==> indigo <==
// Circle_Area_Calculator
module Circle_Area_Calculator(clk, rst, radius, area);
  input wire clk, rst;
  input wire [31:0] radius;
  output reg [31:0] area;
  wire [31:0] Square_radius, Result;
  parameter Pi = 32'b01000000010010010000111111010000;
  FloatMultiplier_rounding FM0(.Multiplicand(radius), .Multiplier(radius), .Result(Square_radius));
  FloatMultiplier_rounding FM1(.Multiplicand(Square_radius), .Multiplier(Pi), .Result(Result));
  always @(posedge clk) begin
	if(rst) begin
		area[31:0] <= 1'b0;
	end else begin
		area[31:0] <= Result[31:0];
	end
  end
endmodule
Settings: LEC_CHECK=0, ABC_AREA=1, CAP_MARGIN=20, CORE_MARGIN=2, CORE_UTILIZATION=64, CTS_CLUSTER_DIAMETER=197, CTS_CLUSTER_SIZE=98, SLEW_MARGIN=20, TNS_END_PERCENT=25; clock period 21.3 ns.
run.sh (not shown) runs the stock make flow with config.mk's settings and CLKGATE_MAP_FILE=.
==> maple: changes against indigo <==
Settings changed: ABC_AREA 1 to not set, CORE_UTILIZATION 64 to 68, CTS_CLUSTER_DIAMETER 197 to not set, CTS_CLUSTER_SIZE 98 to not set, SETUP_SLACK_MARGIN set to -2.0, TNS_END_PERCENT 25 to 10.
==> flow/constraint.sdc (replaced) <==
create_clock -name core_clock -period 30.0 [get_ports {clk}]
set_input_delay 6.0000 -clock core_clock [delete_from_list [all_inputs] [get_ports {clk}]]
set_output_delay 6.0000 -clock core_clock [all_outputs]
set_load 0.01 [all_outputs]
==> results.py <==
# Flow results
metrics = {
    "timing": {
        "setup-violations-final": 1,
        "fin_ws_ns": -0.02052,
    },
    "floorplanning": {
        "die_h_um": 221.8,
    },
    "status": {
        "violations": "negative setup slack",
        "outcome": "finished with violations",
    },
    "placed_design": {
        "hpwlAfterDp_um": 72000,
    },
    "global_route": {
        "gr-usage-met1_pct": 43.87,
    },
}
# the run above: maple

==> results.py <==
# Metrics from the implementation run
metrics = {
    "placed_design": {
        "hpwlAfterDp_um": 89090,
    },
    "status": {
        "flow.stopped_at": "global routing (5_1_grt)",
        "outcome": "aborted with a tool error",
        "tool.error": "[ERROR GRT-0232] Routing congestion too high. Check the congestion heatmap in the GUI.",
    },
    "global_route": {
        "gr-usage-met1_pct": 73.53,
    },
    "clock_network": {
        "cts_setup_buffers": 113,
    },
    "floorplanning": {
        "die_h_um": 229.1,
    },
    "synth": {
        "ys_sh_aoi_pct": 16.91,
    },
}
# the run above: indigo


========
==> inputs of harbor <==
Starting RTL as in the previous note.
make LEC_CHECK=0 ABC_AREA=1 CAP_MARGIN=5 CORE_ASPECT_RATIO=0.92 CORE_MARGIN=2 CORE_UTILIZATION=72 CTS_CLUSTER_DIAMETER=140 SETUP_SLACK_MARGIN=1.43 SLEW_MARGIN=20 finish   # period 16.2 ns
==> zinc (differences from harbor) <==
Settings changed: ABC_AREA 1 to unset, CAP_MARGIN 5 to 20, CORE_ASPECT_RATIO 0.92 to unset, CORE_UTILIZATION 72 to 40, CTS_CLUSTER_DIAMETER 140 to unset, SETUP_SLACK_MARGIN 1.43 to 2.34.
==> flow/constraint.sdc (replaced) <==
create_clock -name core_clock -period 29.0 [get_ports {clk}]
set_input_delay 5.8000 -clock core_clock [delete_from_list [all_inputs] [get_ports {clk}]]
set_output_delay 5.8000 -clock core_clock [all_outputs]
set_load 0.01 [all_outputs]
==> impl_metrics.csv <==
group,metric,value,unit
run_status,status,"complete, no violations",
synthesis,xor_share,16.4,%
floorplan,coreArea,80200,um^2
floorplan,initial_core_util,40.2,%
floorplan,die_area,82900,um^2
synthesis,top_cell_area_share,24.4,%
the above is filed under zinc

==> impl_metrics.csv <==
group,metric,value,unit
run_status,status,"aborted with a tool error",
run_status,lastStage,"detailed placement (3_5_place_dp)",
run_status,firstError,"[ERROR DPL-0038] Utilization greater than 100%, impossible to legalize",
floorplan,initial_core_util,73.0,%
floorplan,coreArea,44400,um^2
floorplan,die_area,46800,um^2
synthesis,top_cell_area_share,24.3,%
synthesis,xor_share,16.1,%
the above is filed under harbor


========
==> inputs of v37 <==
Circle_Area_Calculator again, from the RTL that the note above started with.
==> flow/config.mk <==
export PLATFORM = sky130hd
export DESIGN_NAME = Circle_Area_Calculator
export DESIGN_NICKNAME = Circle_Area_Calculator
export VERILOG_FILES = /design/flow/design.v
export SDC_FILE = /design/flow/constraint.sdc
export NUM_CORES = 4
export LEC_CHECK = 0
export CAP_MARGIN = 20
export CORE_ASPECT_RATIO = 1.05
export CORE_MARGIN = 2
export CORE_UTILIZATION = 71
export CTS_CLUSTER_SIZE = 29
export GPL_TIMING_DRIVEN = 0
export MIN_ROUTING_LAYER = met1
export PLACE_DENSITY_LB_ADDON = 0.18
export SETUP_SLACK_MARGIN = 5.0
export SLEW_MARGIN = 20
export TNS_END_PERCENT = 10
==> flow/constraint.sdc <==
create_clock -name core_clock -period 30.1 [get_ports {clk}]
set_input_delay 6.0200 -clock core_clock [delete_from_list [all_inputs] [get_ports {clk}]]
set_output_delay 6.0200 -clock core_clock [all_outputs]
set_load 0.01 [all_outputs]
==> v21: changes against v37 <==
==> flow/config.mk (replaced) <==
export PLATFORM = sky130hd
export DESIGN_NAME = Circle_Area_Calculator
export DESIGN_NICKNAME = Circle_Area_Calculator
export VERILOG_FILES = /design/flow/design.v
export SDC_FILE = /design/flow/constraint.sdc
export NUM_CORES = 4
export LEC_CHECK = 0
export ABC_AREA = 1
export CAP_MARGIN = 20
export CORE_MARGIN = 2
export CORE_UTILIZATION = 68
export SLEW_MARGIN = 20
export TNS_END_PERCENT = 5
==> flow/constraint.sdc (replaced) <==
create_clock -name core_clock -period 24.5 [get_ports {clk}]
set_input_delay 4.9000 -clock core_clock [delete_from_list [all_inputs] [get_ports {clk}]]
set_output_delay 4.9000 -clock core_clock [all_outputs]
set_load 0.01 [all_outputs]
==> v1: changes against v37 <==
==> flow/config.mk (replaced) <==
export PLATFORM = sky130hd
export DESIGN_NAME = Circle_Area_Calculator
export DESIGN_NICKNAME = Circle_Area_Calculator
export VERILOG_FILES = /design/flow/design.v
export SDC_FILE = /design/flow/constraint.sdc
export NUM_CORES = 4
export LEC_CHECK = 0
export CAP_MARGIN = 20
export CORE_MARGIN = 2
export CORE_UTILIZATION = 58
export SLEW_MARGIN = 20
==> flow/constraint.sdc (replaced) <==
create_clock -name core_clock -period 19.7 [get_ports {clk}]
set_input_delay 3.9400 -clock core_clock [delete_from_list [all_inputs] [get_ports {clk}]]
set_output_delay 3.9400 -clock core_clock [all_outputs]
set_load 0.01 [all_outputs]
==> v4: changes against v37 <==
==> flow/config.mk (replaced) <==
export PLATFORM = sky130hd
export DESIGN_NAME = Circle_Area_Calculator
export DESIGN_NICKNAME = Circle_Area_Calculator
export VERILOG_FILES = /design/flow/design.v
export SDC_FILE = /design/flow/constraint.sdc
export NUM_CORES = 4
export LEC_CHECK = 0
export CAP_MARGIN = 20
export CELL_PAD_IN_SITES_DETAIL_PLACEMENT = 2
export CORE_MARGIN = 2
export CORE_UTILIZATION = 40
export HOLD_SLACK_MARGIN = 0.14
export SLEW_MARGIN = 20
==> flow/constraint.sdc (replaced) <==
create_clock -name core_clock -period 30.0 [get_ports {clk}]
set_input_delay 6.0000 -clock core_clock [delete_from_list [all_inputs] [get_ports {clk}]]
set_output_delay 6.0000 -clock core_clock [all_outputs]
set_load 0.01 [all_outputs]
==> deck_impl_summary.md <==
Flow Results at a Glance

GRT
  • Met1 capacity usage during global routing: 82.8%

Floorplanning
  • Die W: 222 µm
  • Floorplan Core Area: 47400 µm²

Placed design
  • Total placed cells including tap cells: 6635

Run status
  • First logged error message: [ERROR GRT-0232] Routing congestion too high. Check the congestion heatmap in the GUI.
  • Failed at: global routing (5_1_grt)
  • Outcome: did not finish

Synthesis
  • Gate count of the mapped netlist: 5045
  • Cell with the most instances after synthesis: sky130_fd_sc_hd__inv_1
  • Post-Synthesis Cell Area: 32400 µm²
the above is filed under v21

==> deck_impl_summary.md <==
Physical Implementation Snapshot

Run status
  • Outcome: finished with violations
  • Layout checks that failed: setup timing

Placed design
  • Total placed cells including tap cells: 4978

Critical path
  • CP dominant cell by count: sky130_fd_sc_hd__o21a_1

Synthesis
  • Average cell area after synthesis: 7.51 µm²
  • Post-Synthesis Cell Area: 32300 µm²
  • Gate count of the mapped netlist: 4297
  • Cell with the most instances after synthesis: sky130_fd_sc_hd__ha_1

Floorplanning
  • Floorplan Core Area: 45100 µm²
  • Die W: 212 µm

Timing
  • Final setup margin: -0.361 ns
  • Final Setup Violations: 5

GRT
  • Met1 capacity usage during global routing: 50.2%
the above is filed under v37

==> deck_impl_summary.md <==
Physical Implementation Snapshot

Run status
  • Layout checks that failed: setup timing
  • Outcome: finished with violations

Placed design
  • Total placed cells including tap cells: 6581

Timing
  • Final Setup Violations: 31
  • Final setup margin: -6.85 ns

Floorplanning
  • Floorplan Core Area: 55000 µm²
  • Die W: 240 µm

Synthesis
  • Post-Synthesis Cell Area: 32300 µm²
  • Gate count of the mapped netlist: 4297
the above is filed under v1

==> deck_impl_summary.md <==
Flow Results at a Glance

GRT
  • Met1 capacity usage during global routing: 72.8%

Run status
  • Failed at: global routing (5_1_grt)
  • Outcome: did not finish
  • First logged error message: [ERROR GRT-0232] Routing congestion too high. Check the congestion heatmap in the GUI.

Synthesis
  • Post-Synthesis Cell Area: 32300 µm²
  • Gate count of the mapped netlist: 4297
  • Cell with the most instances after synthesis: sky130_fd_sc_hd__ha_1

Floorplanning
  • Die W: 288 µm
  • Floorplan Core Area: 80200 µm²

Placed design
  • Total placed cells including tap cells: 5630
the above is filed under v4


========
==> try-amber: inputs <==
Starting RTL as in the previous note.
==> flow/design.v (excerpt) <==
module Circle_Area_Calculator(clk, rst, radius, area);
  input wire clk, rst;
  input wire [31:0] radius;
  output reg [31:0] area;
  wire [31:0] Square_radius, Result;
  parameter Pi = 32'b01000000010010010000111111010000;
  FloatMultiplier_rounding FM0(.Multiplicand(radius), .Multiplier(radius), .Result(Square_radius));
  FloatMultiplier_rounding FM1(.Multiplicand(Square_radius), .Multiplier(Pi), .Result(Result));
  always @(posedge clk) begin
	if(rst) begin
		area[31:0] <= 1'b0;
	end else begin
		area[31:0] <= Result[31:0];
	end
  end
endmodule
Settings: LEC_CHECK=0, ABC_AREA=1, CAP_MARGIN=20, CORE_MARGIN=2, CORE_UTILIZATION=72, CTS_CLUSTER_DIAMETER=341, CTS_CLUSTER_SIZE=79, MAX_ROUTING_LAYER=met4, PLACE_DENSITY_LB_ADDON=0.01, SLEW_MARGIN=20; clock period 25.5 ns.
==> try-onyx: changes against try-amber <==
Settings changed: ABC_AREA 1 to not set, CORE_UTILIZATION 72 to 40, CTS_CLUSTER_DIAMETER 341 to not set, CTS_CLUSTER_SIZE 79 to not set, MAX_ROUTING_LAYER met4 to not set, PLACE_DENSITY_LB_ADDON 0.01 to not set.
==> flow/constraint.sdc (replaced) <==
create_clock -name core_clock -period 29.0 [get_ports {clk}]
set_input_delay 5.8000 -clock core_clock [delete_from_list [all_inputs] [get_ports {clk}]]
set_output_delay 5.8000 -clock core_clock [all_outputs]
set_load 0.01 [all_outputs]
==> try-willow: changes against try-amber <==
Settings changed: CTS_CLUSTER_DIAMETER 341 to not set, CTS_CLUSTER_SIZE 79 to not set, MAX_ROUTING_LAYER met4 to not set, PLACE_DENSITY_LB_ADDON 0.01 to not set.
==> flow/constraint.sdc (replaced) <==
create_clock -name core_clock -period 17.2 [get_ports {clk}]
set_input_delay 3.4400 -clock core_clock [delete_from_list [all_inputs] [get_ports {clk}]]
set_output_delay 3.4400 -clock core_clock [all_outputs]
set_load 0.01 [all_outputs]
==> try-fjord: changes against try-amber <==
Settings changed: ABC_AREA 1 to not set, CORE_UTILIZATION 72 to 59, CTS_CLUSTER_DIAMETER 341 to not set, CTS_CLUSTER_SIZE 79 to not set, MAX_ROUTING_LAYER met4 to not set, PLACE_DENSITY_LB_ADDON 0.01 to not set.
==> flow/constraint.sdc (replaced) <==
create_clock -name core_clock -period 29.0 [get_ports {clk}]
set_input_delay 5.8000 -clock core_clock [delete_from_list [all_inputs] [get_ports {clk}]]
set_output_delay 5.8000 -clock core_clock [all_outputs]
set_load 0.01 [all_outputs]
==> results <==
| metric | try-fjord | try-onyx | try-amber | try-willow |
|---|---|---|---|---|
| Number of setup violations in the final report | 0 | 0 | - | - |
| Status | complete, no violations | complete, no violations | stopped before the end | stopped before the end |
| Last stage reached | - | - | global routing | detailed placement |
| Origin of the worst min-delay path | rst | rst | - | - |
| Data required, critical path | 29.16 ns | 29.16 ns | - | - |
| Number of buffers created by CTS | 5 | 5 | 5 | - |
| Routed length on met1 | 42000 um | 42300 um | - | - |
| Via count | 31800 | 32000 | - | - |
| Setup ws final | 0.971 ns | 1.19 ns | - | - |
| Startpoint of the worst setup timing path | radius[2] | radius[0] | - | - |
| Crit share post-route | 96.7% | 95.9% | - | - |
| Number of buffers between clock root and the deepest sink | 2 | 2 | 2 | - |
| Residual antenna-violating net count after detailed routing | 0 | 0 | - | - |
